## flow/design.v

```verilog
module DFF(D,clk,reset,Q);
	input D;  
	input clk;  
	input reset;  
	output reg Q;  
	always @(posedge clk or posedge reset) 
	begin
 		if(reset==1'b1)
  		Q <= 1'b0; 
 		else 
  		Q <= D; 
	end 
endmodule 
module partial_products (
	input [31:0]a,
	input [31:0]b,
	output reg [31:0][63:0]p_prods
);
	integer i;
	always @(a or b)
	begin
		for(i=0; i<32; i=i+1)begin
			if(b[i] == 1)begin
				p_prods[i] = a << i;
			end
			else
				p_prods[i] = 64'h00000000;
		end
	end
endmodule
module FA (
	input [63:0] x,
	input [63:0] y,
	input [63:0] z,
	output [63:0] u,
	output [63:0] v);
assign u = x^y^z;
assign v[0] = 0;
assign v[63:1] = (x&y) | (y&z) | (z&x);
endmodule
module rdcla (sum, cout, a, b, cin,clk);
	input [31:0] a, b;
	input cin,clk;
	output reg [31:0] sum;
	output reg cout;
	wire [32:0] carry0, carry1;
	wire [32:0] carry0_1, carry1_1, carry0_2, carry1_2, carry0_4, carry1_4, carry0_8, carry1_8, carry0_16, carry1_16;
	wire [32:0] carry0_1d, carry1_1d, carry0_2d, carry1_2d, carry0_4d, carry1_4d, carry0_8d, carry1_8d, carry0_16d, carry1_16d;
	wire [32:0] carry_final;
	wire [31:0] p0, p1, p2, p3, p4, p5, p6;
	assign carry0[0] = 1'b0;
	assign carry1[0] = 1'b1;
	assign p0 = a^b;
	DFF DFFP1 [31:0] (p0,clk,1'b0,p1);
	DFF DFFP2 [31:0] (p1,clk,1'b0,p2);
	DFF DFFP3 [31:0] (p2,clk,1'b0,p3);
	DFF DFFP4 [31:0] (p3,clk,1'b0,p4);
	DFF DFFP5 [31:0] (p4,clk,1'b0,p5);
	DFF DFFP6 [31:0] (p5,clk,1'b0,p6);
	assign carry_final = carry0_16 | (carry1_16 & {33{cin}});
	always @(*)
	begin
		sum = p6^carry_final[31:0];
		cout = carry_final[32];	
	end
	kpg_init init [32:1] (carry1[32:1], carry0[32:1], a[31:0], b[31:0], clk);
	assign carry1_1d[0] = carry1[0];
	assign carry0_1d[0] = carry0[0];
	assign carry1_2d[1:0] = carry1_1[1:0];
	assign carry0_2d[1:0] = carry0_1[1:0];
	assign carry1_4d[3:0] = carry1_2[3:0];
	assign carry0_4d[3:0] = carry0_2[3:0];
	assign carry1_8d[7:0] = carry1_4[7:0];
	assign carry0_8d[7:0] = carry0_4[7:0];
	assign carry1_16d[15:0] = carry1_8[15:0];
	assign carry0_16d[15:0] = carry0_8[15:0];
	kpg itr_1 [32:1] (carry1[32:1], carry0[32:1], carry1[31:0], carry0[31:0], carry1_1d[32:1], carry0_1d[32:1]);
	DFF DFF1 [32:0] (carry1_1d[32:0],clk,1'b0,carry1_1[32:0]);
	DFF DFF2 [32:0] (carry0_1d[32:0],clk,1'b0,carry0_1[32:0]);
	kpg itr_2 [32:2] (carry1_1[32:2], carry0_1[32:2], carry1_1[30:0], carry0_1[30:0], carry1_2d[32:2], carry0_2d[32:2]);
	DFF DFF3 [32:0] (carry1_2d[32:0],clk,1'b0,carry1_2[32:0]);
	DFF DFF4 [32:0] (carry0_2d[32:0],clk,1'b0,carry0_2[32:0]);
	kpg itr_4 [32:4] (carry1_2[32:4], carry0_2[32:4], carry1_2[28:0], carry0_2[28:0], carry1_4d[32:4], carry0_4d[32:4]);
	DFF DFF5 [32:0] (carry1_4d[32:0],clk,1'b0,carry1_4[32:0]);
	DFF DFF6 [32:0] (carry0_4d[32:0],clk,1'b0,carry0_4[32:0]);
	kpg itr_8 [32:8] (carry1_4[32:8], carry0_4[32:8], carry1_4[24:0], carry0_4[24:0], carry1_8d[32:8], carry0_8d[32:8]);
	DFF DFF7 [32:0] (carry1_8d[32:0],clk,1'b0,carry1_8[32:0]);
	DFF DFF8 [32:0] (carry0_8d[32:0],clk,1'b0,carry0_8[32:0]);
	kpg itr_16 [32:16] (carry1_8[32:16], carry0_8[32:16], carry1_8[16:0], carry0_8[16:0], carry1_16d[32:16], carry0_16d[32:16]);
	DFF DFF9 [32:0] (carry1_16d[32:0],clk,1'b0,carry1_16[32:0]);
	DFF DFF10 [32:0] (carry0_16d[32:0],clk,1'b0,carry0_16[32:0]);
endmodule
module kpg_init (
	output reg out1, out0,
	input a, b,clk
);
	always @(posedge clk)
	case ({a, b})
		2'b00: begin
			out0 <= 1'b0; out1 <= 1'b0;
		end
		2'b11: begin
			out0 <= 1'b1; out1 <= 1'b1;
		end
		default: begin 
			out0 <= 1'b0; out1 <= 1'b1;
		end
	endcase
endmodule
module kpg (
	input cur_bit_1, cur_bit_0, prev_bit_1, prev_bit_0,
	output reg out_bit_1, out_bit_0
);
	always @(*)
	begin
		if({cur_bit_1, cur_bit_0} == 2'b00)
			{out_bit_1, out_bit_0} = 2'b00;
		else if({cur_bit_1, cur_bit_0} == 2'b11)
			{out_bit_1, out_bit_0} = 2'b11;
		else
			{out_bit_1, out_bit_0} = {prev_bit_1, prev_bit_0};
	end
endmodule
module wallace (
	input [31:0] a,
	input [31:0] b,
	input clk,
	output [63:0] out
);
	wire [31:0][63:0]p_prods;
	integer i;
	partial_products pp (a, b, p_prods);
	wire [63:0] u_l11, v_l11, u_l12, v_l12, u_l13, v_l13, u_l14, v_l14, u_l15, v_l15, u_l16, v_l16, u_l17, v_l17, u_l18, v_l18, u_l19, v_l19, u_l110, v_l110;
	wire [63:0] u_l11d, v_l11d, u_l12d, v_l12d, u_l13d, v_l13d, u_l14d, v_l14d, u_l15d, v_l15d, u_l16d, v_l16d, u_l17d, v_l17d, u_l18d, v_l18d, u_l19d, v_l19d, u_l110d, v_l110d;
	FA l11 (p_prods[0][63:0], p_prods[1][63:0], p_prods[2][63:0], u_l11d[63:0], v_l11d[63:0]);
	FA l12 (p_prods[3][63:0], p_prods[4][63:0], p_prods[5][63:0], u_l12d[63:0], v_l12d[63:0]);
	FA l13 (p_prods[6][63:0], p_prods[7][63:0], p_prods[8][63:0], u_l13d[63:0], v_l13d[63:0]);
	FA l14 (p_prods[9][63:0], p_prods[10][63:0], p_prods[11][63:0], u_l14d[63:0], v_l14d[63:0]);
	FA l15 (p_prods[12][63:0], p_prods[13][63:0], p_prods[14][63:0], u_l15d[63:0], v_l15d[63:0]);
	FA l16 (p_prods[15][63:0], p_prods[16][63:0], p_prods[17][63:0], u_l16d[63:0], v_l16d[63:0]);
	FA l17 (p_prods[18][63:0], p_prods[19][63:0], p_prods[20][63:0], u_l17d[63:0], v_l17d[63:0]);
	FA l18 (p_prods[21][63:0], p_prods[22][63:0], p_prods[23][63:0], u_l18d[63:0], v_l18d[63:0]);
	FA l19 (p_prods[24][63:0], p_prods[25][63:0], p_prods[26][63:0], u_l19d[63:0], v_l19d[63:0]);
	FA l110 (p_prods[27][63:0], p_prods[28][63:0], p_prods[29][63:0], u_l110d[63:0], v_l110d[63:0]);
	DFF DFF_ul11 [63:0] (u_l11d[63:0],clk,1'b0,u_l11[63:0]);
	DFF DFF_ul12 [63:0] (u_l12d[63:0],clk,1'b0,u_l12[63:0]);
	DFF DFF_ul13 [63:0] (u_l13d[63:0],clk,1'b0,u_l13[63:0]);
	DFF DFF_ul14 [63:0] (u_l14d[63:0],clk,1'b0,u_l14[63:0]);
	DFF DFF_ul15 [63:0] (u_l15d[63:0],clk,1'b0,u_l15[63:0]);
	DFF DFF_ul16 [63:0] (u_l16d[63:0],clk,1'b0,u_l16[63:0]);
	DFF DFF_ul17 [63:0] (u_l17d[63:0],clk,1'b0,u_l17[63:0]);
	DFF DFF_ul18 [63:0] (u_l18d[63:0],clk,1'b0,u_l18[63:0]);
	DFF DFF_ul19 [63:0] (u_l19d[63:0],clk,1'b0,u_l19[63:0]);
	DFF DFF_ul110 [63:0] (u_l110d[63:0],clk,1'b0,u_l110[63:0]);
	DFF DFF_vl11 [63:0] (v_l11d[63:0],clk,1'b0,v_l11[63:0]);
	DFF DFF_vl12 [63:0] (v_l12d[63:0],clk,1'b0,v_l12[63:0]);
	DFF DFF_vl13 [63:0] (v_l13d[63:0],clk,1'b0,v_l13[63:0]);
	DFF DFF_vl14 [63:0] (v_l14d[63:0],clk,1'b0,v_l14[63:0]);
	DFF DFF_vl15 [63:0] (v_l15d[63:0],clk,1'b0,v_l15[63:0]);
	DFF DFF_vl16 [63:0] (v_l16d[63:0],clk,1'b0,v_l16[63:0]);
	DFF DFF_vl17 [63:0] (v_l17d[63:0],clk,1'b0,v_l17[63:0]);
	DFF DFF_vl18 [63:0] (v_l18d[63:0],clk,1'b0,v_l18[63:0]);
	DFF DFF_vl19 [63:0] (v_l19d[63:0],clk,1'b0,v_l19[63:0]);
	DFF DFF_vl110 [63:0] (v_l110d[63:0],clk,1'b0,v_l110[63:0]);
	wire [63:0] u_l21, v_l21, u_l22, v_l22, u_l23, v_l23, u_l24, v_l24, u_l25, v_l25, u_l26, v_l26, u_l27, v_l27;
	wire [63:0] u_l21d, v_l21d, u_l22d, v_l22d, u_l23d, v_l23d, u_l24d, v_l24d, u_l25d, v_l25d, u_l26d, v_l26d, u_l27d, v_l27d;
	FA l21 (u_l11[63:0], v_l11[63:0], u_l12[63:0], u_l21d[63:0], v_l21d[63:0]);
	FA l22 (v_l12[63:0], u_l13[63:0], v_l13[63:0], u_l22d[63:0], v_l22d[63:0]);
	FA l23 (u_l14[63:0], v_l14[63:0], u_l15[63:0], u_l23d[63:0], v_l23d[63:0]);
	FA l24 (v_l15[63:0], u_l16[63:0], v_l16[63:0], u_l24d[63:0], v_l24d[63:0]);
	FA l25 (u_l17[63:0], v_l17[63:0], u_l18[63:0], u_l25d[63:0], v_l25d[63:0]);
	FA l26 (v_l18[63:0], u_l19[63:0], v_l19[63:0], u_l26d[63:0], v_l26d[63:0]);
	wire [63:0] p30_1, p31_1, p31_2;
	DFF DFF_p30_1 [63:0] (p_prods[30][63:0],clk,1'b0,p30_1[63:0]);
	DFF DFF_p31_1 [63:0] (p_prods[31][63:0],clk,1'b0,p31_1[63:0]);
	DFF DFF_p31_2 [63:0] (p31_1[63:0],clk,1'b0,p31_2[63:0]);
	FA l27 (u_l110[63:0], v_l110[63:0], p30_1[63:0], u_l27d[63:0], v_l27d[63:0]);
	DFF DFF_ul21 [63:0] (u_l21d[63:0],clk,1'b0,u_l21[63:0]);
	DFF DFF_ul22 [63:0] (u_l22d[63:0],clk,1'b0,u_l22[63:0]);
	DFF DFF_ul23 [63:0] (u_l23d[63:0],clk,1'b0,u_l23[63:0]);
	DFF DFF_ul24 [63:0] (u_l24d[63:0],clk,1'b0,u_l24[63:0]);
	DFF DFF_ul25 [63:0] (u_l25d[63:0],clk,1'b0,u_l25[63:0]);
	DFF DFF_ul26 [63:0] (u_l26d[63:0],clk,1'b0,u_l26[63:0]);
	DFF DFF_ul27 [63:0] (u_l27d[63:0],clk,1'b0,u_l27[63:0]);
	DFF DFF_vl21 [63:0] (v_l21d[63:0],clk,1'b0,v_l21[63:0]);
	DFF DFF_vl22 [63:0] (v_l22d[63:0],clk,1'b0,v_l22[63:0]);
	DFF DFF_vl23 [63:0] (v_l23d[63:0],clk,1'b0,v_l23[63:0]);
	DFF DFF_vl24 [63:0] (v_l24d[63:0],clk,1'b0,v_l24[63:0]);
	DFF DFF_vl25 [63:0] (v_l25d[63:0],clk,1'b0,v_l25[63:0]);
	DFF DFF_vl26 [63:0] (v_l26d[63:0],clk,1'b0,v_l26[63:0]);
	DFF DFF_vl27 [63:0] (v_l27d[63:0],clk,1'b0,v_l27[63:0]);
	wire [63:0] u_l31, v_l31, u_l32, v_l32, u_l33, v_l33, u_l34, v_l34, u_l35, v_l35;
	wire [63:0] u_l31d, v_l31d, u_l32d, v_l32d, u_l33d, v_l33d, u_l34d, v_l34d, u_l35d, v_l35d;
	FA l31 (u_l21[63:0], v_l21[63:0], u_l22[63:0], u_l31d[63:0], v_l31d[63:0]);
	FA l32 (v_l22[63:0], u_l23[63:0], v_l23[63:0], u_l32d[63:0], v_l32d[63:0]);
	FA l33 (u_l24[63:0], v_l24[63:0], u_l25[63:0], u_l33d[63:0], v_l33d[63:0]);
	FA l34 (v_l25[63:0], u_l26[63:0], v_l26[63:0], u_l34d[63:0], v_l34d[63:0]);
	FA l35 (u_l27[63:0], v_l27[63:0], p31_2[63:0], u_l35d[63:0], v_l35d[63:0]);
	DFF DFF_ul31 [63:0] (u_l31d[63:0],clk,1'b0,u_l31[63:0]);
	DFF DFF_ul32 [63:0] (u_l32d[63:0],clk,1'b0,u_l32[63:0]);
	DFF DFF_ul33 [63:0] (u_l33d[63:0],clk,1'b0,u_l33[63:0]);
	DFF DFF_ul34 [63:0] (u_l34d[63:0],clk,1'b0,u_l34[63:0]);
	DFF DFF_ul35 [63:0] (u_l35d[63:0],clk,1'b0,u_l35[63:0]);
	DFF DFF_vl31 [63:0] (v_l31d[63:0],clk,1'b0,v_l31[63:0]);
	DFF DFF_vl32 [63:0] (v_l32d[63:0],clk,1'b0,v_l32[63:0]);
	DFF DFF_vl33 [63:0] (v_l33d[63:0],clk,1'b0,v_l33[63:0]);
	DFF DFF_vl34 [63:0] (v_l34d[63:0],clk,1'b0,v_l34[63:0]);
	DFF DFF_vl35 [63:0] (v_l35d[63:0],clk,1'b0,v_l35[63:0]);
	wire [63:0] u_l41, v_l41, u_l42, v_l42, u_l43, v_l43;
	wire [63:0] u_l41d, v_l41d, u_l42d, v_l42d, u_l43d, v_l43d;
	FA l41 (u_l31[63:0], v_l31[63:0], u_l32[63:0], u_l41d[63:0], v_l41d[63:0]);
	FA l42 (v_l32[63:0], u_l33[63:0], v_l33[63:0], u_l42d[63:0], v_l42d[63:0]);
	FA l43 (u_l34[63:0], v_l34[63:0], u_l35[63:0], u_l43d[63:0], v_l43d[63:0]);
	DFF DFF_ul41 [63:0] (u_l41d[63:0],clk,1'b0,u_l41[63:0]);
	DFF DFF_ul42 [63:0] (u_l42d[63:0],clk,1'b0,u_l42[63:0]);
	DFF DFF_ul43 [63:0] (u_l43d[63:0],clk,1'b0,u_l43[63:0]);
	DFF DFF_vl41 [63:0] (v_l41d[63:0],clk,1'b0,v_l41[63:0]);
	DFF DFF_vl42 [63:0] (v_l42d[63:0],clk,1'b0,v_l42[63:0]);
	DFF DFF_vl43 [63:0] (v_l43d[63:0],clk,1'b0,v_l43[63:0]);
	wire [63:0] u_l51, v_l51, u_l52, v_l52;
	wire [63:0] u_l51d, v_l51d, u_l52d, v_l52d;
	FA l51 (u_l41[63:0], v_l41[63:0], u_l42[63:0], u_l51d[63:0], v_l51d[63:0]);
	FA l52 (v_l42[63:0], u_l43[63:0], v_l43[63:0], u_l52d[63:0], v_l52d[63:0]);
	DFF DFF_ul51 [63:0] (u_l51d[63:0],clk,1'b0,u_l51[63:0]);
	DFF DFF_ul52 [63:0] (u_l52d[63:0],clk,1'b0,u_l52[63:0]);
	DFF DFF_vl51 [63:0] (v_l51d[63:0],clk,1'b0,v_l51[63:0]);
	DFF DFF_vl52 [63:0] (v_l52d[63:0],clk,1'b0,v_l52[63:0]);
	wire [63:0] u_l61, v_l61;
	wire [63:0] u_l61d, v_l61d;
	FA l61 (u_l51[63:0], v_l51[63:0], u_l52[63:0], u_l61d[63:0], v_l61d[63:0]);
	DFF DFF_ul61 [63:0] (u_l61d[63:0],clk,1'b0,u_l61[63:0]);
	DFF DFF_vl61 [63:0] (v_l61d[63:0],clk,1'b0,v_l61[63:0]);
	wire [63:0] u_l71, v_l71;
	wire [63:0] u_l71d, v_l71d;
	wire [63:0] v_l52_6;
	DFF DFF_vl52_6 [63:0] (v_l52[63:0],clk,1'b0,v_l52_6[63:0]);
	FA l71 (u_l61[63:0], v_l61[63:0], v_l52_6[63:0], u_l71d[63:0], v_l71d[63:0]);
	DFF DFF_ul71 [63:0] (u_l71d[63:0],clk,1'b0,u_l71[63:0]);
	DFF DFF_vl71 [63:0] (v_l71d[63:0],clk,1'b0,v_l71[63:0]);
	wire [63:0] u_l81, v_l81;
	wire [63:0] u_l81d, v_l81d;
	wire [63:0] v_l35_4, v_l35_5, v_l35_6, v_l35_7;
	DFF DFF_vl35_4 [63:0] (v_l35[63:0],clk,1'b0,v_l35_4[63:0]);
	DFF DFF_vl35_5 [63:0] (v_l35_4[63:0],clk,1'b0,v_l35_5[63:0]);
	DFF DFF_vl35_6 [63:0] (v_l35_5[63:0],clk,1'b0,v_l35_6[63:0]);
	DFF DFF_vl35_7 [63:0] (v_l35_6[63:0],clk,1'b0,v_l35_7[63:0]);
	FA l81 (u_l71[63:0], v_l71[63:0], v_l35_7[63:0], u_l81d[63:0], v_l81d[63:0]);
	DFF DFF_ul81 [63:0] (u_l81d[63:0],clk,1'b0,u_l81[63:0]);
	DFF DFF_vl81 [63:0] (v_l81d[63:0],clk,1'b0,v_l81[63:0]);
	wire c,cd;
	rdcla l91 (out[31:0], cd, u_l81[31:0], v_l81[31:0], 1'b0, clk);
	rdcla l92 (out[63:32], , u_l81[63:32], v_l81[63:32], cd, clk);
endmodule
module adder_8bit (a,b,cin,sum);
	input [7:0] a,b;
	input cin;
	output [7:0] sum;
	wire [7:0] partial_sum;
	wire [8:0] carry, p, carry_1, p_1, carry_2, p_2, carry_4, p_4;
	assign carry[0] = cin;
	assign p[0] = 0;
	kpg_initial initializing_kpg [8:1] (a[7:0], b[7:0], p[8:1], carry[8:1]);
	assign p_1[0] = cin;
	assign carry_1[0] = cin;
	assign p_2[1:0] = p_1[1:0];
	assign carry_2[1:0] = carry_1[1:0];
	assign p_4[3:0] = p_2[3:0];
	assign carry_4[3:0] = carry_2[3:0];
	kpg_ iteration_1 [8:1] (p[8:1], carry[8:1], p[7:0], carry[7:0], p_1[8:1], carry_1[8:1]);
	kpg_ iteration_2 [8:2] (p_1[8:2], carry_1[8:2], p_1[6:0], carry_1[6:0], p_2[8:2], carry_2[8:2]);
	kpg_ iteration_4 [8:4] (p_2[8:4], carry_2[8:4], p_2[4:0], carry_2[4:0], p_4[8:4], carry_4[8:4]);
	assign partial_sum = a^b;
	assign sum[7:0] = partial_sum[7:0]^carry_4[7:0];
endmodule
module kpg_initial (
	input a, b,
	output reg p, carry
);
	always @*
	case ({a, b})
		2'b00: begin
			p = 1'b0; carry = 1'b0;
		end
		2'b11: begin
			p = 1'b0; carry = 1'b1;
		end
		default: begin 
			p = 1'b1; carry = 1'b0;
		end
	endcase
endmodule
module kpg_ (
	input current_p, current_carry, from_p, from_carry,
	output reg final_p, final_carry
);
	always @(*)
	begin
		if({current_p, current_carry} == 2'b00)
			{final_p, final_carry} = 2'b00;
		else if({current_p, current_carry} == 2'b01)
			{final_p, final_carry} = 2'b01;
		else
			{final_p, final_carry} = {from_p, from_carry};
	end
endmodule
module fp_multiplier(input [31:0] a,input [31:0] b,output [31:0]out,input clk,
	input rst,input in_valid,output out_valid);
	wire S3,overflow;
	wire [47:0] productd,wallace_out,product;
	wire [7:0] exponent1,exponent2;
	wire [15:0] trim;
	wire [22:0] prod;
	wire [31:0] out1,out2,out3,out1d,out2d,out3d,outd;
	wire [31:0] a15,b15,a16,b16,a17,b17,a18,b18;
	sideband side(clk,a,b,a15,b15,a16,b16,a17,b17,a18,b18);
	reg [18:0] valid;
	always @(posedge clk)
	begin
		if(rst)
			valid <= 19'b0;
		else
			valid <= {valid[17:0],in_valid};
	end
	assign out_valid = valid[18];
	xor (S3,a15[31],b15[31]);
	wallace w1({8'b0,1'b1,a[22:0]},{8'b0,1'b1,b[22:0]},clk,{trim,productd});
	DFF DFF1[47:0] (productd[47:0],clk,1'b0,product[47:0]);
	assign overflow=product[47];
	assign wallace_out=product;
	adder_8bit adder1(a15[30:23],b15[30:23],overflow,exponent1);
	adder_8bit subtract_127(exponent1,8'b10000000,1'b1,exponent2);
	shifter_1bit shift [22:0] (prod[22:0],overflow, wallace_out[45:23], wallace_out[46:24]);
	assign out1d={S3,exponent2,prod};
	DFF DFF3 [31:0] (out1d,clk,1'b0,out1);
	check_zero check1(out2d,a16,b16,out1);  
	DFF DFF4 [31:0] (out2d,clk,1'b0,out2);
	check_inf check2(out3d,a17,b17,out2);  
	DFF DFF5 [31:0] (out3d,clk,1'b0,out3);
	check_nan check3(outd,a18,b18,out3);  
	DFF DFF6 [31:0] (outd,clk,1'b0,out);
endmodule
module sideband(input clk,input [31:0] a,input [31:0] b,
	output [31:0] a15,output [31:0] b15,output [31:0] a16,output [31:0] b16,
	output [31:0] a17,output [31:0] b17,output [31:0] a18,output [31:0] b18);
	reg [9*18-1:0] da, db;
	always @(posedge clk)
	begin
		da <= {da[9*17-1:0],a[31:23]};
		db <= {db[9*17-1:0],b[31:23]};
	end
	assign a15 = {da[9*15-1 -: 9],23'b0};
	assign b15 = {db[9*15-1 -: 9],23'b0};
	assign a16 = {da[9*16-1 -: 9],23'b0};
	assign b16 = {db[9*16-1 -: 9],23'b0};
	assign a17 = {da[9*17-1 -: 9],23'b0};
	assign b17 = {db[9*17-1 -: 9],23'b0};
	assign a18 = {da[9*18-1 -: 9],23'b0};
	assign b18 = {db[9*18-1 -: 9],23'b0};
endmodule
module shifter_1bit(output prod,input overflow,input out1,input out2);
	assign prod = (!overflow & out1) | (overflow & out2);
endmodule
module check_zero(output [31:0] out,input [31:0] a,	input [31:0] b,	input [31:0] prod);
	wire is_zero = ((|a[30:23]) & (|b[30:23]));		 
	assign out = (prod & {32{is_zero}}) | (32'b0_00000000_00000000000000000000000 & {32{!is_zero}});
endmodule
module check_inf(output [31:0] out,input [31:0] a,	input [31:0] b,input [31:0] prod);
	wire is_inf = ((&a[30:23]) | (&b[30:23]));		 
	assign out = (prod & {32{!is_inf}}) | ({a[31] ^ b[31], 31'b11111111_00000000000000000000000} & {32{is_inf}});
endmodule
module check_nan(output [31:0] out,input [31:0] a,	input [31:0] b,	input [31:0] prod);
	wire is_nan = ((&a[30:23]) & !(|b[30:23])) || (!(|a[30:23]) & (&b[30:23]));		 
	assign out = (prod & {32{!is_nan}}) | ({32'b0_11111111_11111111111111111111111} & {32{is_nan}});
endmodule
```

## flow/run.sh

```bash
#!/bin/bash
# the make line also repeats each setting of config.mk as NAME=value (left out here)
make -C /OpenROAD-flow-scripts/flow DESIGN_CONFIG=/design/flow/config.mk WORK_HOME=/design/flow/orfs CLKGATE_MAP_FILE= finish
```

## flow/config.mk

```make
export PLATFORM = sky130hd
export DESIGN_NAME = fp_multiplier
export DESIGN_NICKNAME = fp_multiplier
export VERILOG_FILES = /design/flow/design.v
export SDC_FILE = /design/flow/constraint.sdc
export NUM_CORES = 4
export LEC_CHECK = 0
export ABC_AREA = 0
export CAP_MARGIN = 5
export CELL_PAD_IN_SITES_DETAIL_PLACEMENT = 0
export CELL_PAD_IN_SITES_GLOBAL_PLACEMENT = 3
export CORE_ASPECT_RATIO = 1.01
export CORE_MARGIN = 2
export CORE_UTILIZATION = 32
export CTS_CLUSTER_DIAMETER = 313
export CTS_CLUSTER_SIZE = 16
export GPL_ROUTABILITY_DRIVEN = 1
export GPL_TIMING_DRIVEN = 0
export MAX_ROUTING_LAYER = met4
export MIN_ROUTING_LAYER = met1
export PLACE_DENSITY_LB_ADDON = 0.18
export SETUP_SLACK_MARGIN = 0.47
export SLEW_MARGIN = 15
```

## flow/constraint.sdc

```tcl
create_clock -name core_clock -period 3.07 [get_ports {clk}]
set_input_delay 0.6140 -clock core_clock [delete_from_list [all_inputs] [get_ports {clk}]]
set_output_delay 0.6140 -clock core_clock [all_outputs]
set_load 0.01 [all_outputs]
```

==> metrics.log, run 1 <==
[flow] final metrics
INFO  metric p_seq = 0.0467 W
INFO  metric cts-root-to-sink-buffers = 3
INFO  metric layout.filler_cells = 21,600
INFO  metric vias_per_cell = 3.81
INFO  metric synth-simple-area-share = 6.39%
INFO  metric netlist.top_cell.by_area = dfxtp_1
INFO  metric rrSetupSlack = 0.65 ns
INFO  metric power.clock.fraction = 27.7%
INFO  metric timing.critical_path.max_delay_family = simple AND/OR/NAND/NOR gates
INFO  metric grt_setup_unrepaired = false
INFO  metric slew_violations = 0
INFO  metric htree_levels = 4
INFO  metric clk_latency = 0.83 ns
INFO  metric postLayoutCoreUtil = 36.4%
INFO  metric worst_setup_path_endpoint = DFF3[30].Q$_DFF_P_
INFO  metric cts-root-buf = clkbuf_16
INFO  metric synth_register_bits = 2,560
INFO  metric critical_path_class = reg2reg
INFO  metric seqPwrFrac = 60.7%
INFO  metric swShare = 25.1%
INFO  metric wire_length_of_the_first_global_routing_pass = 211 mm
INFO  metric dieHeight = 485 um
INFO  metric ys_warn_count = 9
INFO  metric final_net_count = 5,709
INFO  metric timing.max_slew.rel_slack = 29.6%
INFO  metric yosys_reported_design_area_after_synthesis = 73,200 sq um
INFO  metric gr-usage-met1 = 17.2%
INFO  metric most_common_cell = dfxtp_1
INFO  metric number_of_global_route_vias_before_repair = 33,100
INFO  metric yosys.stat.seqShare = 70.0%
INFO  metric dominant_power_group = registers
INFO  metric m2_gr_usage = 18.9%
INFO  metric finalSetupViolations = 0
INFO  metric final.period_utilization = 78.9%
INFO  metric holdCritStartpoint = b[28]
INFO  metric crit_path_cell_trace = inv_1 > ha_1 > mux2i_2 > mux2_2 > xnor2_4 > nand3_1 > or3_4 > nor3_2 > xnor2_1
INFO  metric number_of_rows_created_at_floorplan = 176
INFO  metric min_path_cells = 1
INFO  metric floorplan_stage_core_utilization = 32.2%
INFO  metric fin_skew = 0.0326 ns
INFO  metric topCombFamilyByArea = adder cells
INFO  metric design.die.area = 232,000 sq um
INFO  metric fin_total_pwr = 0.0769 W
INFO  metric grt_antenna_before_repair = 25
INFO  metric finalHoldViolations = 0
INFO  metric total_leakage_power = 34.1 nW
INFO  metric tritoncts_buffer_count = 177
INFO  metric largest_net_degree_at_the_start_of_global_routing = 17
INFO  metric timing.critical_path.buf_inv = 1
INFO  metric endpoint_of_the_worst_register_to_register_path = DFF3[30].Q$_DFF_P_
INFO  metric timing_worst_slew_pin_value = 1.06 ns
INFO  metric synthAoiAreaFrac = 0.233%
INFO  metric hold_class = in2reg
INFO  metric die_w = 480 um
INFO  metric worstPathMaxFanout = 4
INFO  metric dp_hpwl = 103 mm
INFO  metric synth-cells-yosys = 4,627
INFO  metric worst_ir_drop_vdd = 0.000428 V
INFO  metric run_status = finished clean
INFO  metric via_count = 30,300
INFO  metric postSynthCellCount = 4,627
INFO  metric top_reg_cell_synth = dfxtp_1
INFO  metric mappedNetlistNets = 5,431
INFO  metric detail-route-antenna-nets = 0
INFO  metric max_freq = 413 MHz
INFO  metric timing.critical_path.required = 3.78 ns
INFO  metric setup.worst_path.end_class = flip-flop
INFO  metric placeableCoreArea = 227,000 sq um
INFO  metric edf_count = 0
INFO  metric critical_path.reg2reg.startpoint = side.da[127]$_DFF_P_
INFO  metric drt_iter0_drc = 1,208
INFO  metric comb_cell_power = 0.00888 W
INFO  metric timing.critical_path.slowest_stage_cell = or3_4
INFO  metric most_utilized_layer_in_the_global_route_result = met2
INFO  metric power.internal = 0.0576 W
INFO  metric yosysTopAreaCellShare = 70.0%
INFO  metric cts.hold.buffers_added = 0
INFO  metric route.final.wire_length = 140 mm
INFO  metric worstRegToRegCells = 9
INFO  metric i_o_buffers = 99
INFO  metric p_clk = 0.0213 W
INFO  metric syn_area_per_cell = 15.8 sq um
INFO  metric postSynth.asyncResetShare = 0%
INFO  metric drc_errors = 0
INFO  metric design.portCount = 100
INFO  metric power.density_cell_area = 929 nW/um^2
INFO  metric grt.total_usage = 12.6%
INFO  metric cp_data_arrival_time = 3.13 ns
INFO  metric clkSlewWorstSetupHoldPaths = 0.07 ns
INFO  metric critical_path.startpoint = side.da[127]$_DFF_P_
INFO  metric netSwitchingPower = 0.0193 W
INFO  metric met3_usage = 2.15%
INFO  metric mux_share = 0.455%
INFO  metric drtPass1Iterations = 6
INFO  metric worstSetupPathDepth = 9
INFO  metric totalNegativeSetupSlack = 0 ns
INFO  metric ys_sh_adder = 21.0%
INFO  metric area_leaders = dfxtp_1 70%, fa_1 13%, and2_1 5.4%
INFO  metric setup.worst_path.start_class = flip-flop
INFO  metric ys_top_cells_by_count = 2,560 x dfxtp_1, 626 x and2_1, 488 x fa_1, 249 x ha_1, 248 x maj3_1
INFO  metric cts_tree = built
INFO  metric cts.sinks = 2,560
INFO  metric areaGrowthSynthToFinish = 13.1%
INFO  metric power_frac_comb = 11.6%
INFO  metric syn-cell-area = 73,200 sq um
INFO  metric timing.final.crit_period = 2.42 ns
INFO  metric tool_warnings = 59
INFO  metric gr-total-overflow = 0
INFO  metric whs_endpoint = side.db[5]$_DFF_P_
INFO  metric dr_wl_cell = 17.6 um
INFO  metric finalWeightedCongestion = 0.747
INFO  metric critPathMaxStageDelay = 0.40 ns
INFO  metric xor_share_synth = 0.527%
INFO  metric drv_cap = 0
INFO  metric netlist-cell-type-count = 41
[what timing repair did]
item / CTS / global route
hold endpoints to repair: 0 / 0
gates resized: 5 / 11
setup endpoints to repair: 3 / 3
gates cloned: 0 / 0
buffers inserted: 0 / 0
[stage by stage]
stage / setup WS [ns] / area (sq um) / instances / hold WS [ns]
CTS: 0.467 / 82700 / 7944 / 0.137
floorplan: 0.723 / 73200 / 4627 / 0.310
global placement: -0.512 / 77900 / 7752 / 0.310
global route: 0.472 / 82700 / 7945 / 0.181
detailed placement: -0.301 / 77900 / 7752 / 0.312
finish: 0.649 / 82700 / 7947 / 0.242
[final cells by class]
cell class	count	area, sq um	area share [%]
well taps	3026	3790	4.58
repair buffers	99	991	1.20
clock inverters	13	238	0.287
diodes	3	7.51	0.00907
clock buffers	179	4480	5.41
multi-input cells	1837	21000	25.4
flip-flops and latches	2560	51300	62.0
plain buffers	139	649	0.785
inverters	91	342	0.413
[routing by layer]
metal,vias up,share of wire [%]
li1,14900,-
met1,14700,49
met2,421,44
met3,226,3.6
met4,0,2.9
met5,-,0
==> inputs of run 2 (changes only) <==
- CELL_PAD_IN_SITES_GLOBAL_PLACEMENT: 3 -> unset
- CORE_ASPECT_RATIO: 1.01 -> 1.08
- CORE_UTILIZATION: 32 -> 66
- CTS_CLUSTER_DIAMETER: 313 -> 199
- CTS_CLUSTER_SIZE: 16 -> unset
- GPL_TIMING_DRIVEN: 0 -> unset
- MAX_ROUTING_LAYER: met4 -> unset
- PLACE_DENSITY_LB_ADDON: 0.18 -> unset
==> run 2 against run 1 <==
Hold slack better by 0.019 ns. Sequential share of layout area down 0.41 points. Sequential power about the same. Synthesized cell count unchanged. Still clean.
==> metrics.log, run 2 <==
[flow] final metrics
INFO  metric synth_register_bits = 2,560 (unchanged)
INFO  metric endpoint_of_the_worst_register_to_register_path = DFF3[30].Q$_DFF_P_ (unchanged)
INFO  metric rrSetupSlack = 0.63 ns (was 0.65 ns)
INFO  metric critical_path_class = reg2reg (unchanged)
INFO  metric comb_cell_power = 0.00795 W (was 0.00888 W)
INFO  metric dr_wl_cell = 16.4 um (was 17.6 um)
INFO  metric layout.filler_cells = 6,715 (was 21,600)
INFO  metric timing.final.crit_period = 2.44 ns (was 2.42 ns)
INFO  metric dominant_power_group = registers (unchanged)
INFO  metric cts-root-to-sink-buffers = 3 (unchanged)
INFO  metric cts_post_setup_buffers_inserted = 0 (unchanged)
INFO  metric finalInstanceArea = 83,300 sq um (was 82,700 sq um)
INFO  metric grt_antenna_before_repair = 4 (was 25)
INFO  metric drtPass1Iterations = 5 (was 6)
INFO  metric setup.worst_path.end_class = flip-flop (unchanged)
INFO  metric ys_warn_count = 9 (unchanged)
INFO  metric worstSetupPathDepth = 9 (unchanged)
INFO  metric i_o_buffers = 99 (unchanged)
INFO  metric crit_path_cell_trace = inv_1 > ha_1 > nor3b_2 > mux2_2 > xnor2_2 > nand3_1 > or3_4 > nor3_2 > xnor2_1 (was inv_1 > ha_1 > mux2i_2 > mux2_2 > xnor2_4 > nand3_1 > or3_4 > nor3_2 > xnor2_1)
INFO  metric seqPwrFrac = 56.7% (was 60.7%)
INFO  metric dp_hpwl = 70.1 mm (was 103 mm)
INFO  metric ys_top_cells_by_count = 2,560 x dfxtp_1, 626 x and2_1, 488 x fa_1, 249 x ha_1, 248 x maj3_1 (unchanged)
INFO  metric worstPathMaxFanout = 4 (unchanged)
INFO  metric mappedNetlistNets = 5,431 (unchanged)
INFO  metric grt.total_usage = 19.7% (was 12.6%)
INFO  metric mux_share = 0.455% (unchanged)
INFO  metric tritoncts_buffer_count = 221 (was 177)
INFO  metric cts-root-buf = clkbuf_16 (unchanged)
INFO  metric hold_class = in2reg (unchanged)
INFO  metric timing.critical_path.buf_inv = 1 (unchanged)
INFO  metric design.die.area = 114,000 sq um (was 232,000 sq um)
INFO  metric synth-cells-yosys = 4,627 (unchanged)
INFO  metric netlist.top_cell.by_area = dfxtp_1 (unchanged)
INFO  metric cts.hold.buffers_added = 0 (unchanged)
INFO  metric dieHeight = 350 um (was 485 um)
INFO  metric critical_path.startpoint = side.da[127]$_DFF_P_ (unchanged)
INFO  metric slew_violations = 0 (unchanged)
INFO  metric netSwitchingPower = 0.0192 W (was 0.0193 W)
INFO  metric grt_setup_unrepaired = false (unchanged)
INFO  metric timing.max_slew.rel_slack = 51.2% (was 29.6%)
INFO  metric finalWeightedCongestion = 0.769 (was 0.747)
INFO  metric finalHoldViolations = 0 (unchanged)
INFO  metric finalSetupViolations = 0 (unchanged)
INFO  metric via_count = 30,700 (was 30,300)
INFO  metric netlist-cell-type-count = 41 (unchanged)
INFO  metric power.clock.fraction = 33.7% (was 27.7%)
INFO  metric drc_errors = 0 (unchanged)
INFO  metric xor_share_synth = 0.527% (unchanged)
INFO  metric post_dp_cell_area = 75,700 sq um (was 77,900 sq um)
INFO  metric gr-total-overflow = 0 (unchanged)
INFO  metric vias_per_cell = 4.72 (was 3.81)
INFO  metric postSynth.asyncResetShare = 0% (unchanged)
INFO  metric area_leaders = dfxtp_1 70%, fa_1 13%, and2_1 5.4% (unchanged)
INFO  metric final_net_count = 5,661 (was 5,709)
INFO  metric number_of_rows_created_at_floorplan = 126 (was 176)
INFO  metric total_leakage_power = 35.5 nW (was 34.1 nW)
INFO  metric postSynthCellCount = 4,627 (unchanged)
INFO  metric drv_cap = 0 (unchanged)
INFO  metric critPathMaxStageDelay = 0.41 ns (was 0.40 ns)
INFO  metric final.period_utilization = 79.6% (was 78.9%)
INFO  metric whs_endpoint = side.da[8]$_DFF_P_ (was side.db[5]$_DFF_P_)
INFO  metric ys_sh_adder = 21.0% (unchanged)
INFO  metric worstRegToRegCells = 9 (unchanged)
INFO  metric drt_iter0_drc = 1,090 (was 1,208)
INFO  metric wire_length_of_the_first_global_routing_pass = 174 mm (was 211 mm)
INFO  metric holdCritStartpoint = a[31] (was b[28])
INFO  metric route.final.wire_length = 107 mm (was 140 mm)
INFO  metric timing.critical_path.slowest_stage_cell = or3_4 (unchanged)
INFO  metric timing_worst_slew_pin_value = 0.732 ns (was 1.06 ns)
INFO  metric p_clk = 0.0277 W (was 0.0213 W)
INFO  metric fin_skew = 0.0152 ns (was 0.0326 ns)
INFO  metric top_reg_cell_synth = dfxtp_1 (unchanged)
INFO  metric areaGrowthSynthToFinish = 13.8% (was 13.1%)
INFO  metric detail-route-antenna-nets = 0 (unchanged)
INFO  metric power.density_cell_area = 989 nW/um^2 (was 929 nW/um^2)
INFO  metric power_frac_comb = 9.7% (was 11.6%)
INFO  metric clkSlewWorstSetupHoldPaths = 0.06 ns (was 0.07 ns)
INFO  metric topCombFamilyByArea = adder cells (unchanged)
INFO  metric syn_area_per_cell = 15.8 sq um (unchanged)
INFO  metric floorplan_stage_core_utilization = 66.8% (was 32.2%)
INFO  metric die_w = 324 um (was 480 um)
INFO  metric fin_total_pwr = 0.0823 W (was 0.0769 W)
INFO  metric worst_setup_path_endpoint = DFF3[30].Q$_DFF_P_ (unchanged)
INFO  metric run_status = finished clean (unchanged)
INFO  metric p_seq = 0.0467 W (about the same)
INFO  metric number_of_global_route_vias_before_repair = 33,100 (about the same)
INFO  metric edf_count = 0 (unchanged)
INFO  metric synth-simple-area-share = 6.39% (unchanged)
INFO  metric critical_path.reg2reg.startpoint = side.da[127]$_DFF_P_ (unchanged)
INFO  metric min_path_cells = 1 (unchanged)
INFO  metric yosysTopAreaCellShare = 70.0% (unchanged)
INFO  metric timing.critical_path.required = 3.76 ns (was 3.78 ns)
INFO  metric htree_levels = 4 (unchanged)
INFO  metric clk_latency = 0.80 ns (was 0.83 ns)
INFO  metric tool_warnings = 60 (was 59)
INFO  metric swShare = 23.3% (was 25.1%)
INFO  metric design.portCount = 100 (unchanged)
INFO  metric cp_data_arrival_time = 3.13 ns (about the same)
INFO  metric hold_ws = 0.261 ns (was 0.242 ns)
INFO  metric cts_tree = built (unchanged)
INFO  metric synthAoiAreaFrac = 0.233% (unchanged)
INFO  metric max_freq = 409 MHz (was 413 MHz)
INFO  metric final-seq-area = 51,200 sq um (was 51,300 sq um)
INFO  metric most_common_cell = dfxtp_1 (unchanged)
INFO  metric cts.sinks = 2,560 (unchanged)
INFO  metric placeableCoreArea = 110,000 sq um (was 227,000 sq um)
INFO  metric setup.worst_path.start_class = flip-flop (unchanged)
INFO  metric yosys_reported_design_area_after_synthesis = 73,200 sq um (unchanged)
INFO  metric power.internal = 0.0631 W (was 0.0576 W)
INFO  metric worst_ir_drop_vdd = 0.000615 V (was 0.000428 V)
INFO  metric yosys.stat.seqShare = 70.0% (unchanged)
INFO  metric largest_net_degree_at_the_start_of_global_routing = 33 (was 17)
INFO  metric totalNegativeSetupSlack = 0 ns (unchanged)
INFO  metric combGateArea = 21,000 sq um (about the same)
INFO  metric syn-cell-area = 73,200 sq um (unchanged)
INFO  metric timing.critical_path.max_delay_family = simple AND/OR/NAND/NOR gates (unchanged)
-- run 2: final cells by class --
type | count | share of cell area [%]
clock inverter | 80 | 1.18
clock buffer | 326 | 7.85
sequential | 2560 | 61.5
tap | 1472 | 2.21
inverter | 91 | 0.410
multi-input combinational | 1837 | 25.2
timing repair buffer | 146 | 1.62
antenna | 2 | 0.00601
-- run 2: timing repair --
item	CTS	global route
cloned	0	0
resized	1	2
endpoints found under the setup margin	1	1
pin swaps	0	1
-- run 2: per-layer routing --
layer / up-vias / global-route usage [%] / routed length (um)
met5: - / 0 / 0
met4: 0 / 6.82 / 2550
met3: 198 / 4.01 / 4520
met2: 485 / 32.0 / 49900
met1: 15100 / 26.5 / 49900
li1: 15000 / - / -
-- run 2: through the flow --
| step | utilization [%] | std cells | setup WS [ns] |
|---|---|---|---|
| 4_1_cts | 76.0 | 6512 | 0.521 |
| 3_5_place_dp | 69.1 | 6106 | 0.435 |
| 2_1_floorplan | - | 4627 | 0.723 |
| 5_1_grt | 76.0 | 6512 | 0.471 |
| 3_3_place_gp | 69.1 | 6106 | 0.525 |
| 6_report | 76.0 | 6514 | 0.626 |
==> inputs of run 3 (changes only) <==
- CAP_MARGIN: 5 -> 10
- CORE_ASPECT_RATIO: 1.08 -> unset
- CORE_UTILIZATION: 66 -> 72
- CTS_CLUSTER_DIAMETER: 199 -> 93
- CTS_CLUSTER_SIZE: unset -> 32
- GPL_ROUTABILITY_DRIVEN: 1 -> 0
- PLACE_DENSITY_LB_ADDON: unset -> 0.0
- SETUP_SLACK_MARGIN: 0.47 -> 0.22
- clock period: 3.07 -> 2.02 ns (I/O delays scaled with it)
==> run 3 against run 2 <==
The layout now fails its checks (setup timing). Final cell count down 6.1%. Total power up 28%. Critical endpoint unchanged. Clock-buffer cell count down 235. Non-clock buffer count up 27. Register-to-register slack worse by 0.82 ns. Largest cell class unchanged. Wire length down 1.8%.
==> metrics.log, run 3 <==
[flow] final metrics
INFO  metric run_status = complete, but fails checks (was finished clean)
INFO  metric failed_layout_checks = setup timing
INFO  metric area_leaders = dfxtp_1 70%, fa_1 13%, and2_1 5.4% (unchanged)
INFO  metric tritoncts_buffer_count = 89 (was 221)
INFO  metric number_of_rows_created_at_floorplan = 116 (was 126)
INFO  metric i_o_buffers = 99 (unchanged)
INFO  metric yosys.stat.seqShare = 70.0% (unchanged)
INFO  metric clkSlewWorstSetupHoldPaths = 0.11 ns (was 0.06 ns)
INFO  metric seqPwrFrac = 67.5% (was 56.7%)
INFO  metric comb_cell_power = 0.0123 W (was 0.00795 W)
INFO  metric largest_net_degree_at_the_start_of_global_routing = 33 (unchanged)
INFO  metric grt_setup_unrepaired = true (was false)
INFO  metric vias_per_cell = 4.92 (was 4.72)
INFO  metric timing.critical_path.buf_inv = 2 (was 1)
INFO  metric cts_tree = built (unchanged)
INFO  metric cts-root-to-sink-buffers = 3 (unchanged)
INFO  metric slew_violations = 0 (unchanged)
INFO  metric hold_ws = 0.139 ns (was 0.261 ns)
INFO  metric dominant_power_group = registers (unchanged)
INFO  metric total_leakage_power = 33.3 nW (was 35.5 nW)
INFO  metric rrSetupSlack = -0.20 ns (was 0.63 ns)
INFO  metric critical_path_class = reg2reg (unchanged)
INFO  metric mappedNetlistNets = 5,431 (unchanged)
INFO  metric final_net_count = 5,556 (was 5,661)
INFO  metric max_freq = 451 MHz (was 409 MHz)
INFO  metric netlist.top_cell.by_area = dfxtp_1 (unchanged)
INFO  metric finalInstanceArea = 78,900 sq um (was 83,300 sq um)
INFO  metric worstSetupPathDepth = 10 (was 9)
INFO  metric detail-route-antenna-nets = 0 (unchanged)
INFO  metric placedCellCount = 6,012 (was 6,106)
INFO  metric setup.worst_path.end_class = flip-flop (unchanged)
INFO  metric critical_path.startpoint = side.da[126]$_DFF_P_ (was side.da[127]$_DFF_P_)
INFO  metric areaGrowthSynthToFinish = 7.79% (was 13.8%)
INFO  metric placeableCoreArea = 100,000 sq um (was 110,000 sq um)
INFO  metric most_common_cell = dfxtp_1 (unchanged)
INFO  metric ys_warn_count = 9 (unchanged)
INFO  metric floorplan_stage_core_utilization = 72.8% (was 66.8%)
INFO  metric swShare = 24.4% (was 23.3%)
INFO  metric dr_wl_cell = 17.2 um (was 16.4 um)
INFO  metric setup.worst_path.start_class = flip-flop (unchanged)
INFO  metric final.period_utilization = 110% (was 79.6%)
INFO  metric yosys_reported_design_area_after_synthesis = 73,200 sq um (unchanged)
INFO  metric p_clk = 0.0218 W (was 0.0277 W)
INFO  metric tool_warnings = 60 (unchanged)
INFO  metric worstPathMaxFanout = 3 (was 4)
INFO  metric finish.cell_count_without_fillers = 6,116 (was 6,514)
INFO  metric post_dp_cell_area = 76,400 sq um (was 75,700 sq um)
INFO  metric wire_length_of_the_first_global_routing_pass = 169 mm (was 174 mm)
INFO  metric timing_worst_slew_pin_value = 0.712 ns (was 0.732 ns)
INFO  metric syn-cell-area = 73,200 sq um (unchanged)
INFO  metric whs_endpoint = side.da[6]$_DFF_P_ (was side.da[8]$_DFF_P_)
INFO  metric gr-total-overflow = 0 (unchanged)
INFO  metric topCombFamilyByArea = adder cells (unchanged)
INFO  metric timing.critical_path.slowest_stage_cell = fa_2 (was or3_4)
INFO  metric drc_errors = 0 (unchanged)
INFO  metric setup_ws = -0.196 ns (was 0.626 ns)
INFO  metric endpoint_of_the_worst_register_to_register_path = DFF3[30].Q$_DFF_P_ (unchanged)
INFO  metric yosysTopAreaCellShare = 70.0% (unchanged)
INFO  metric timing.final.crit_period = 2.22 ns (was 2.44 ns)
INFO  metric postLayoutCoreUtil = 78.5% (was 76.0%)
INFO  metric postSynthCellCount = 4,627 (unchanged)
INFO  metric min_path_cells = 1 (unchanged)
INFO  metric route.final.wire_length = 105 mm (was 107 mm)
INFO  metric number_of_global_route_vias_before_repair = 32,300 (was 33,100)
INFO  metric worstRegToRegCells = 10 (was 9)
INFO  metric power.clock.fraction = 20.8% (was 33.7%)
INFO  metric ys_sh_adder = 21.0% (unchanged)
INFO  metric finalSetupViolations = 3 (was 0)
INFO  metric cts-root-buf = clkbuf_16 (unchanged)
INFO  metric fin_skew = 0.0215 ns (was 0.0152 ns)
INFO  metric cts.hold.buffers_added = 0 (unchanged)
INFO  metric netlist-cell-type-count = 41 (unchanged)
INFO  metric mux_share = 0.455% (unchanged)
INFO  metric cp_data_arrival_time = 2.84 ns (was 3.13 ns)
INFO  metric synth_register_bits = 2,560 (unchanged)
INFO  metric drv_cap = 0 (unchanged)
INFO  metric top_reg_cell_synth = dfxtp_1 (unchanged)
INFO  metric power.internal = 0.0794 W (was 0.0631 W)
INFO  metric worst_case_setup_slack_after_placement = -0.263 ns (was 0.435 ns)
INFO  metric critical_path.reg2reg.startpoint = side.da[126]$_DFF_P_ (was side.da[127]$_DFF_P_)
INFO  metric netSwitchingPower = 0.0256 W (was 0.0192 W)
INFO  metric drtPass1Iterations = 6 (was 5)
INFO  metric edf_count = 0 (unchanged)
INFO  metric via_count = 30,100 (was 30,700)
INFO  metric dieHeight = 323 um (was 350 um)
INFO  metric finalHoldViolations = 0 (unchanged)
INFO  metric power.density_cell_area = 1330 nW/um^2 (was 989 nW/um^2)
INFO  metric grt.total_usage = 20.9% (was 19.7%)
INFO  metric p_seq = 0.0709 W (was 0.0467 W)
INFO  metric postSynth.asyncResetShare = 0% (unchanged)
INFO  metric xor_share_synth = 0.527% (unchanged)
INFO  metric design.portCount = 100 (unchanged)
INFO  metric design.die.area = 104,000 sq um (was 114,000 sq um)
INFO  metric worst_ir_drop_vdd = 0.000928 V (was 0.000615 V)
INFO  metric hold_class = in2reg (unchanged)
INFO  metric synth-cells-yosys = 4,627 (unchanged)
INFO  metric htree_levels = 3 (was 4)
INFO  metric cts.sinks = 2,560 (unchanged)
INFO  metric holdCritStartpoint = a[29] (was a[31])
INFO  metric timing.critical_path.required = 2.65 ns (was 3.76 ns)
INFO  metric critPathMaxStageDelay = 0.40 ns (was 0.41 ns)
INFO  metric synthAoiAreaFrac = 0.233% (unchanged)
INFO  metric clk_latency = 0.70 ns (was 0.80 ns)
INFO  metric die_w = 323 um (was 324 um)
INFO  metric ys_top_cells_by_count = 2,560 x dfxtp_1, 626 x and2_1, 488 x fa_1, 249 x ha_1, 248 x maj3_1 (unchanged)
INFO  metric drt_iter0_drc = 1,444 (was 1,090)
INFO  metric timing.critical_path.max_delay_family = simple AND/OR/NAND/NOR gates (unchanged)
INFO  metric dp_hpwl = 71.2 mm (was 70.1 mm)
INFO  metric crit_path_cell_trace = inv_2 > fa_2 > nor4b_4 > a31oi_2 > a21boi_2 > mux2i_1 > xor2_1 > buf_4 > nor3_4 > xnor2_1 (was inv_1 > ha_1 > nor3b_2 > mux2_2 > xnor2_2 > nand3_1 > or3_4 > nor3_2 > xnor2_1)
INFO  metric syn_area_per_cell = 15.8 sq um (unchanged)
INFO  metric timing.max_slew.rel_slack = 52.5% (was 51.2%)
INFO  metric worst_setup_path_endpoint = DFF3[30].Q$_DFF_P_ (unchanged)
INFO  metric synth-simple-area-share = 6.39% (unchanged)
INFO  metric grt_antenna_before_repair = 8 (was 4)
INFO  metric power_frac_comb = 11.7% (was 9.7%)
-- run 3: layout make-up --
cell class / count / area [sq um]
Tap cell: 1357 / 1700
Fill cell: 5849 / 21600
Clock buffer: 91 / 2280
Clock inverter: 5 / 70.1
Timing Repair Buffer: 173 / 2080
Multi-Input combinational cell: 1837 / 21100
Inverter: 91 / 342
Sequential cell: 2560 / 51300
Antenna cell: 2 / 5.00
-- run 3: routing by layer --
layer	up-vias	track usage, %	share of wire [%]
met2	435	34.8	47
li1	14600	-	-
met4	0	5.56	2.0
met3	133	3.16	4.2
met1	14900	29.2	47
met5	-	0	0
-- run 3: stage by stage --
| stage | power, W | TNS [ns] |
|---|---|---|
| finish | 0.105 | -0.428 |
| global route | 0.111 | -0.915 |
| CTS | 0.106 | -0.294 |
| detailed placement | 0.0846 | -0.571 |
| global placement | 0.0832 | -0.388 |
| floorplan | 0.0776 | -0.263 |
-- run 3: timing repair --
action | in CTS | in global routing
gates resized | 48 | 18
hold endpoints to repair | 0 | 0
setup buffers | 4 | 2
setup endpoints to repair | 62 | 7
pin swaps | 7 | 10
==> inputs of run 4 (changes only) <==
- CAP_MARGIN: 10 -> 5
- CORE_UTILIZATION: 72 -> 66
- CTS_CLUSTER_DIAMETER: 93 -> 199
- CTS_CLUSTER_SIZE: 32 -> unset
- GPL_ROUTABILITY_DRIVEN: 0 -> 1
- PLACE_DENSITY_LB_ADDON: 0.0 -> unset
- SETUP_SLACK_MARGIN: 0.22 -> -0.2
- clock period: 2.02 -> 3.07 ns (I/O delays scaled with it)
==> run 4 against run 3 <==
The run now finishes clean. Sequential share of layout area decreased by 3.6 points. Core utilization fell by 2.9 points. Non-clock buffer count fell by 25. Sequential power down 34%. Critical endpoint unchanged.
==> metrics.log, run 4 <==
[flow] final metrics
INFO  metric ys_top_cells_by_count = 2,560 x dfxtp_1, 626 x and2_1, 488 x fa_1, 249 x ha_1, 248 x maj3_1 (unchanged)
INFO  metric worstSetupPathDepth = 9 (was 10)
INFO  metric yosysTopAreaCellShare = 70.0% (unchanged)
INFO  metric final.period_utilization = 84.8% (was 110%)
INFO  metric netlist-cell-type-count = 41 (unchanged)
INFO  metric timing.critical_path.required = 3.74 ns (was 2.65 ns)
INFO  metric swShare = 23.3% (was 24.4%)
INFO  metric setup.worst_path.end_class = flip-flop (unchanged)
INFO  metric gr-total-overflow = 0 (unchanged)
INFO  metric power.internal = 0.0635 W (was 0.0794 W)
INFO  metric dominant_power_group = registers (unchanged)
INFO  metric synth-cells-yosys = 4,627 (unchanged)
INFO  metric timing.critical_path.buf_inv = 1 (was 2)
INFO  metric synth_register_bits = 2,560 (unchanged)
INFO  metric finalSetupViolations = 0 (was 3)
INFO  metric layout.filler_cells = 6,840 (was 5,849)
INFO  metric total_leakage_power = 35.6 nW (was 33.3 nW)
INFO  metric drv_cap = 0 (unchanged)
INFO  metric syn-cell-area = 73,200 sq um (unchanged)
INFO  metric postSynthCellCount = 4,627 (unchanged)
INFO  metric dr_wl_cell = 16.6 um (was 17.2 um)
INFO  metric endpoint_of_the_worst_register_to_register_path = DFF3[30].Q$_DFF_P_ (unchanged)
INFO  metric rrSetupSlack = 0.47 ns (was -0.20 ns)
INFO  metric hold_class = in2reg (unchanged)
INFO  metric worst_setup_path_endpoint = DFF3[30].Q$_DFF_P_ (unchanged)
INFO  metric tritoncts_buffer_count = 226 (was 89)
INFO  metric worst_ir_drop_vdd = 0.000556 V (was 0.000928 V)
INFO  metric timing.critical_path.max_delay_family = simple AND/OR/NAND/NOR gates (unchanged)
INFO  metric synthAoiAreaFrac = 0.233% (unchanged)
INFO  metric xor_share_synth = 0.527% (unchanged)
INFO  metric top_reg_cell_synth = dfxtp_1 (unchanged)
INFO  metric netSwitchingPower = 0.0193 W (was 0.0256 W)
INFO  metric timing.critical_path.slowest_stage_cell = mux2_2 (was fa_2)
INFO  metric drtPass1Iterations = 5 (was 6)
INFO  metric min_path_cells = 1 (unchanged)
INFO  metric htree_levels = 4 (was 3)
INFO  metric fin_skew = 0.0160 ns (was 0.0215 ns)
INFO  metric edf_count = 0 (unchanged)
INFO  metric cells_resized_by_post_cts_repair = 0 (was 48)
INFO  metric via_count = 30,800 (was 30,100)
INFO  metric grt.total_usage = 19.9% (was 20.9%)
INFO  metric max_freq = 384 MHz (was 451 MHz)
INFO  metric p_clk = 0.0281 W (was 0.0218 W)
INFO  metric final_net_count = 5,668 (was 5,556)
INFO  metric worstPathMaxFanout = 4 (was 3)
INFO  metric power.clock.fraction = 33.9% (was 20.8%)
INFO  metric detail-route-antenna-nets = 0 (unchanged)
INFO  metric design.portCount = 100 (unchanged)
INFO  metric comb_cell_power = 0.00813 W (was 0.0123 W)
INFO  metric areaGrowthSynthToFinish = 14.1% (was 7.79%)
INFO  metric dp_hpwl = 71.4 mm (was 71.2 mm)
INFO  metric placeableCoreArea = 110,000 sq um (was 100,000 sq um)
INFO  metric floorplan_stage_core_utilization = 66.3% (was 72.8%)
INFO  metric critPathMaxStageDelay = 0.40 ns (about the same)
INFO  metric totalNegativeSetupSlack = 0 ns (was -0.428 ns)
INFO  metric vias_per_cell = 4.71 (was 4.92)
INFO  metric finalHoldViolations = 0 (unchanged)
INFO  metric setup.worst_path.start_class = flip-flop (unchanged)
INFO  metric power_frac_comb = 9.8% (was 11.7%)
INFO  metric seqPwrFrac = 56.3% (was 67.5%)
INFO  metric p_seq = 0.0466 W (was 0.0709 W)
INFO  metric ys_warn_count = 9 (unchanged)
INFO  metric timing.max_slew.rel_slack = 42.1% (was 52.5%)
INFO  metric synth-simple-area-share = 6.39% (unchanged)
INFO  metric topCombFamilyByArea = adder cells (unchanged)
INFO  metric cts_tree = built (unchanged)
INFO  metric area_leaders = dfxtp_1 70%, fa_1 13%, and2_1 5.4% (unchanged)
INFO  metric drc_errors = 0 (unchanged)
INFO  metric mappedNetlistNets = 5,431 (unchanged)
INFO  metric power.density_cell_area = 992 nW/um^2 (was 1330 nW/um^2)
INFO  metric number_of_rows_created_at_floorplan = 122 (was 116)
INFO  metric timing.final.crit_period = 2.60 ns (was 2.22 ns)
INFO  metric tool_warnings = 60 (unchanged)
INFO  metric cts.hold.buffers_added = 0 (unchanged)
INFO  metric largest_net_degree_at_the_start_of_global_routing = 33 (unchanged)
INFO  metric crit_path_cell_trace = inv_1 > ha_1 > nor3b_1 > mux2_2 > xnor2_1 > nand3_1 > or3_4 > nor3_2 > xnor2_1 (was inv_2 > fa_2 > nor4b_4 > a31oi_2 > a21boi_2 > mux2i_1 > xor2_1 > buf_4 > nor3_4 > xnor2_1)
INFO  metric postLayoutCoreUtil = 75.6% (was 78.5%)
INFO  metric run_status = finished clean (was complete, but fails checks)
INFO  metric critical_path.reg2reg.startpoint = side.da[127]$_DFF_P_ (was side.da[126]$_DFF_P_)
INFO  metric mux_share = 0.455% (unchanged)
INFO  metric number_of_global_route_vias_before_repair = 32,700 (was 32,300)
INFO  metric clk_latency = 0.79 ns (was 0.70 ns)
INFO  metric finalWeightedCongestion = 0.749
INFO  metric holdCritStartpoint = a[31] (was a[29])
INFO  metric dieHeight = 337 um (was 323 um)
INFO  metric grt_setup_unrepaired = false (was true)
INFO  metric whs_endpoint = side.da[8]$_DFF_P_ (was side.da[6]$_DFF_P_)
INFO  metric postSynth.asyncResetShare = 0% (unchanged)
INFO  metric combGateArea = 21,000 sq um (was 21,100 sq um)
INFO  metric wire_length_of_the_first_global_routing_pass = 174 mm (was 169 mm)
INFO  metric clkSlewWorstSetupHoldPaths = 0.06 ns (was 0.11 ns)
INFO  metric cp_data_arrival_time = 3.27 ns (was 2.84 ns)
INFO  metric final-seq-area = 51,200 sq um (was 51,300 sq um)
INFO  metric die_w = 337 um (was 323 um)
INFO  metric cts.sinks = 2,560 (unchanged)
INFO  metric cts_post_setup_buffers_inserted = 0 (was 4)
INFO  metric ys_sh_adder = 21.0% (unchanged)
INFO  metric critical_path.startpoint = side.da[127]$_DFF_P_ (was side.da[126]$_DFF_P_)
INFO  metric timing_worst_slew_pin_value = 0.865 ns (was 0.712 ns)
INFO  metric worstRegToRegCells = 9 (was 10)
INFO  metric cts-root-buf = clkbuf_16 (unchanged)
INFO  metric most_common_cell = dfxtp_1 (unchanged)
INFO  metric grt_antenna_before_repair = 4 (was 8)
INFO  metric yosys.stat.seqShare = 70.0% (unchanged)
INFO  metric netlist.top_cell.by_area = dfxtp_1 (unchanged)
INFO  metric syn_area_per_cell = 15.8 sq um (unchanged)
INFO  metric cts-root-to-sink-buffers = 3 (unchanged)
INFO  metric drt_iter0_drc = 1,327 (was 1,444)
INFO  metric yosys_reported_design_area_after_synthesis = 73,200 sq um (unchanged)
INFO  metric critical_path_class = reg2reg (unchanged)
INFO  metric slew_violations = 0 (unchanged)
INFO  metric i_o_buffers = 99 (unchanged)
INFO  metric design.die.area = 114,000 sq um (was 104,000 sq um)
INFO  metric route.final.wire_length = 108 mm (was 105 mm)
INFO  metric crit_top_cell = xnor2_1
-- run 4: final cells by class --
| class | count | area share, % |
|---|---|---|
| clock buffers | 325 | 8.04 |
| diodes | 4 | 0.0120 |
| multi-input cells | 1837 | 25.1 |
| repair buffers | 148 | 1.69 |
| inverters | 91 | 0.409 |
| flip-flops and latches | 2560 | 61.4 |
| well taps | 1488 | 2.23 |
| clock inverters | 84 | 1.14 |
-- run 4: stage by stage --
stage	power (W)	setup slack, ns	instance area (sq um)	hold slack, ns	instances
2_1_floorplan	0.0510	0.723	73200	0.310	4627
6_report	0.0828	0.466	83500	0.268	6537
5_1_grt	0.0873	0.287	83500	0.229	6533
3_5_place_dp	0.0556	0.476	75800	0.312	6124
3_3_place_gp	0.0550	0.565	75800	0.310	6124
4_1_cts	0.0838	0.453	83500	0.195	6533
-- run 4: layer usage --
layer / part of all wire, % / track usage [%]
met5: 0 / 0
met1: 50 / 29.1
met3: 4.3 / 3.84
met2: 44 / 30.4
met4: 2.1 / 6.37
==> inputs of run 5 (changes only) <==
- ABC_AREA: 0 -> unset
- CAP_MARGIN: 5 -> 20
- CELL_PAD_IN_SITES_DETAIL_PLACEMENT: 0 -> unset
- CELL_PAD_IN_SITES_GLOBAL_PLACEMENT: unset -> 2
- CORE_ASPECT_RATIO: unset -> 1.74
- CORE_UTILIZATION: 66 -> 40
- CTS_CLUSTER_DIAMETER: 199 -> 278
- GPL_ROUTABILITY_DRIVEN: 1 -> unset
- HOLD_SLACK_MARGIN: unset -> 0.11
- MAX_ROUTING_LAYER: unset -> met4
- MIN_ROUTING_LAYER: met1 -> met2
- SETUP_SLACK_MARGIN: -0.2 -> unset
- SLEW_MARGIN: 15 -> 35
- clock period: 3.07 -> 1.41 ns (I/O delays scaled with it)
==> run 5 against run 4 <==
The layout now fails its checks (setup timing). Non-clock buffer count grew 108. Via count grew 35%. Fmax grew 18%. Sequential power grew 120%. Sequential cell count is the same. First-iteration DRC count grew 120%. Total power grew 120%. Largest cell class unchanged. Largest power group unchanged.
==> metrics.log, run 5 <==
[flow] final metrics
INFO  metric run_status = complete, but fails checks (was finished clean)
INFO  metric failed_layout_checks = setup timing
INFO  metric drc_errors = 0 (unchanged)
INFO  metric placeableCoreArea = 182,000 sq um (was 110,000 sq um)
INFO  metric yosys_reported_design_area_after_synthesis = 73,200 sq um (unchanged)
INFO  metric drt_iter0_drc = 2,864 (was 1,327)
INFO  metric htree_levels = 4 (unchanged)
INFO  metric edf_count = 0 (unchanged)
INFO  metric rrSetupSlack = -0.80 ns (was 0.47 ns)
INFO  metric worstRegToRegCells = 10 (was 9)
INFO  metric dr_wl_cell = 17.2 um (was 16.6 um)
INFO  metric totalNegativeSetupSlack = -14.84 ns (was 0 ns)
INFO  metric i_o_buffers = 99 (unchanged)
INFO  metric endpoint_of_the_worst_register_to_register_path = DFF3[30].Q$_DFF_P_ (unchanged)
INFO  metric vias_per_cell = 5.46 (was 4.71)
INFO  metric postSynth.asyncResetShare = 0% (unchanged)
INFO  metric timing.critical_path.buf_inv = 2 (was 1)
INFO  metric setup.worst_path.end_class = flip-flop (unchanged)
INFO  metric yosysTopAreaCellShare = 70.0% (unchanged)
INFO  metric min_path_cells = 2 (was 1)
INFO  metric timing.max_slew.rel_slack = 70.0% (was 42.1%)
INFO  metric floorplan_stage_core_utilization = 40.1% (was 66.3%)
INFO  metric seqPwrFrac = 56.3% (about the same)
INFO  metric layout.filler_cells = 16,100 (was 6,840)
INFO  metric gr-total-overflow = 0 (unchanged)
INFO  metric critical_path.startpoint = DFF1[47].Q$_DFF_P_ (was side.da[127]$_DFF_P_)
INFO  metric dieHeight = 568 um (was 337 um)
INFO  metric cts_tree = built (unchanged)
INFO  metric critical_path_class = reg2reg (unchanged)
INFO  metric wire_length_of_the_first_global_routing_pass = 200 mm (was 174 mm)
INFO  metric finish.cell_count_without_fillers = 7,626 (was 6,537)
INFO  metric ys_warn_count = 9 (unchanged)
INFO  metric power.density_cell_area = 2090 nW/um^2 (was 992 nW/um^2)
INFO  metric clk_latency = 0.85 ns (was 0.79 ns)
INFO  metric finalSetupViolations = 99 (was 0)
INFO  metric worst_case_setup_slack_after_placement = -0.900 ns (was 0.476 ns)
INFO  metric mappedNetlistNets = 5,431 (unchanged)
INFO  metric fin_skew = 0.0413 ns (was 0.0160 ns)
INFO  metric dp_hpwl = 85.0 mm (was 71.4 mm)
INFO  metric power.clock.fraction = 33.8% (was 33.9%)
INFO  metric topCombFamilyByArea = adder cells (unchanged)
INFO  metric synthAoiAreaFrac = 0.233% (unchanged)
INFO  metric worst_setup_path_endpoint = DFF3[30].Q$_DFF_P_ (unchanged)
INFO  metric area_leaders = dfxtp_1 70%, fa_1 13%, and2_1 5.4% (unchanged)
INFO  metric setup_ws = -0.798 ns (was 0.466 ns)
INFO  metric grt_antenna_before_repair = 10 (was 4)
INFO  metric timing.critical_path.max_delay_family = simple AND/OR/NAND/NOR gates (unchanged)
INFO  metric dominant_power_group = registers (unchanged)
INFO  metric critical_path.reg2reg.startpoint = DFF1[47].Q$_DFF_P_ (was side.da[127]$_DFF_P_)
[run 5: metal layers]
metal | track usage, % | vias up | part of all wire (%) | wire (um)
met5 | - | - | 0 | 0
met2 | 28.5 | 9735 | 63 | 82400
met1 | - | 16200 | 0 | 0
met3 | 23.9 | 437 | 33 | 43600
met4 | 4.84 | 0 | 4.0 | 5250
li1 | - | 15200 | - | -
[run 5: stage by stage]
stage / utilization (%) / area, sq um
5_1_grt: 47.4 / 86400
3_5_place_dp: 42.9 / 78200
2_1_floorplan: - / 73300
3_3_place_gp: 42.9 / 78200
4_1_cts: 47.2 / 86000
6_report: 47.4 / 86500
[run 5: cell type report]
type | instances | area [sq um] | share of cell area [%]
multi-input combinational | 1837 | 21400 | 24.7
inverter | 91 | 342 | 0.395
antenna | 69 | 173 | 0.200
sequential | 2560 | 51300 | 59.3
tap | 2403 | 3010 | 3.48
clock buffer | 323 | 6630 | 7.67
clock inverter | 87 | 820 | 0.948
timing repair buffer | 256 | 2860 | 3.30
[run 5: what timing repair did]
item                                    4_1_cts  5_1_grt
hold buffers                                 21        0
cloned                                        3        5
endpoints found under the hold margin        21        0
buffers inserted                              4        6
endpoints found under the setup margin      104      167
pin swaps                                    34       20
resized                                     170       54
No activity file was given, so power comes from the tool's default toggle rates.
